==> flow/design.v (excerpt) <==
module mips_core (
	input         clk,
	input         rst,           
	output [31:0] imem_addr,     
	input  [31:0] imem_rdata,    
	output [31:0] dmem_addr,     
	output [31:0] dmem_wdata,    
	output        dmem_we,       
	input  [31:0] dmem_rdata,    
	output        halt           
);
	wire pipeReset = rst;
	wire pipeWrite = 1'b1;
	wire syscall_D, syscall_E, syscall_M, syscall_W;
	wire [31:0] pcValue, pcNext;
	wire [31:0] pcPlus4_F, pcPlus4_D, pcPlus4_E;
	wire [31:0] pcOffsetNextInst_E;
	wire pcSrc;
	wire [31:0] instruction, instruction_D;
	wire [5:0] instrOpCode, instrFunct;
	wire [15:0] instrImm;
	wire [4:0] instrRs, instrRs_E;
	wire [4:0] instrRt, instrRt_E;
	wire [4:0] instrRd, instrRd_E;
	wire [4:0] instrShamt;
	wire [31:0] imm32_D, imm32_E;
	wire [31:0] regData1, regData1_E;
	wire [31:0] regData2, regData2_E, regData2_M;
	wire [31:0] writeData;
	wire [4:0] readReg1, readReg2;
  ...
Size: about 7600 cells after synthesis, ~1400 flip-flops, roughly 0.072 mm^2 of cells after synthesis.
clock: 15.8 ns
lec_check: 0
abc_area: 1
cap_margin: 10
cell_pad_in_sites_detail_placement: 2
cell_pad_in_sites_global_placement: 2
core_aspect_ratio: 1.64
core_margin: 10
core_utilization: 72
cts_cluster_diameter: 311
cts_cluster_size: 34
gpl_routability_driven: 0
gpl_timing_driven: 1
hold_slack_margin: -0.01
place_density_lb_addon: 0.15
slew_margin: 35
run.sh (not shown) runs the stock make flow with config.mk's settings and CLKGATE_MAP_FILE=.
The first run failed in global placement without I/O (3_1_place_gp_skip_io).
Rerun with:
Settings changed: ABC_AREA 1 to not set, CAP_MARGIN 10 to 20, CELL_PAD_IN_SITES_DETAIL_PLACEMENT 2 to not set, CELL_PAD_IN_SITES_GLOBAL_PLACEMENT 2 to not set, CORE_ASPECT_RATIO 1.64 to not set, CORE_MARGIN 10 to 2, CORE_UTILIZATION 72 to 29, CTS_CLUSTER_DIAMETER 311 to not set, CTS_CLUSTER_SIZE 34 to not set, GPL_ROUTABILITY_DRIVEN 0 to not set, GPL_TIMING_DRIVEN 1 to not set, HOLD_SLACK_MARGIN -0.01 to not set, PLACE_DENSITY_LB_ADDON 0.15 to not set, SLEW_MARGIN 35 to 20.
Clock period 15.8 ns to 13.4 ns, I/O delays scaled along.
Effect:
- This time the run completed without violations
- synthesized area falls by 3.0%
- die area grows by 120%
- synthesized cell count drops by 41%

## run A
Starting RTL as in the previous note.
make LEC_CHECK=0 ABC_AREA=0 CAP_MARGIN=20 CELL_PAD_IN_SITES_GLOBAL_PLACEMENT=0 CORE_MARGIN=7 CORE_UTILIZATION=70 CTS_CLUSTER_DIAMETER=324 MIN_ROUTING_LAYER=met2 SETUP_SLACK_MARGIN=1.5 SLEW_MARGIN=20 finish   # period 13.3 ns
Run A terminated abnormally: global routing (5_1_grt) reported GRT-0116.
Relative to run A, the following input files were edited for run B:
Settings: CTS_CLUSTER_DIAMETER removed (was 324); SLEW_MARGIN changed from 20 to 35; CORE_MARGIN changed from 7 to 2; SETUP_SLACK_MARGIN removed (was 1.5); CELL_PAD_IN_SITES_GLOBAL_PLACEMENT removed (was 0); MIN_ROUTING_LAYER removed (was met2); CORE_UTILIZATION changed from 70 to 66; ABC_AREA removed (was 0); the clock period (ns, I/O delays scaled along) changed from 13.3 to 6.51.
Results
- Of the runs run A and run B, none of them finished clean.
- The log for run A ends in global routing (5_1_grt) with error GRT-0116, so the run never completed.
- Routability congestion estimate was higher in run A than in run B.
- Between run A and run B, the flow reports cell area after placement increasing by a few percent.
- Cell row count in run B is 4 higher than in run A
- Run B vs run A — die area dropped slightly
- For the TritonCTS buffer count, run B came in about 0.7% lower than run A did.
- Looking at run A and run B, the x dimension of the die is a wash.
- Run B gives more cell count after placement than run A did.
- Relative to run A, the core box area of run B is higher by 6.6%.
[inputs] run C vs run B
Settings: setting CTS_CLUSTER_DIAMETER to 343 for the first time; setting CTS_CLUSTER_SIZE to 18 for the first time; changing CORE_UTILIZATION from 66 to 70.
Results
Changes observed in run C relative to run B: number of I/O port buffers has remained practically unchanged, number of setup buffers added after CTS has decreased, share of synthesized registers carrying an async set or reset has remained practically unchanged, width of the die lost 2.9%. Run C — final weighted congestion in routability-driven placement 5.0% lower, run B as reference. Run C terminated abnormally: global routing (5_1_grt) reported GRT-0232. Comparing run C with run B, the synthesized-area fraction occupied by xor and xnor cells came out essentially unchanged. Summary: die area, run C better than run B. For the maximum level of the CTS H-tree, run C came in 1 lower than run B did. Per the comparison of run C with run B, number of hold-repair buffers added at the cts stage barely changed, instance count after placement with tap cells included dropped about 2%, core utilization before placement climbed 3.8 points.
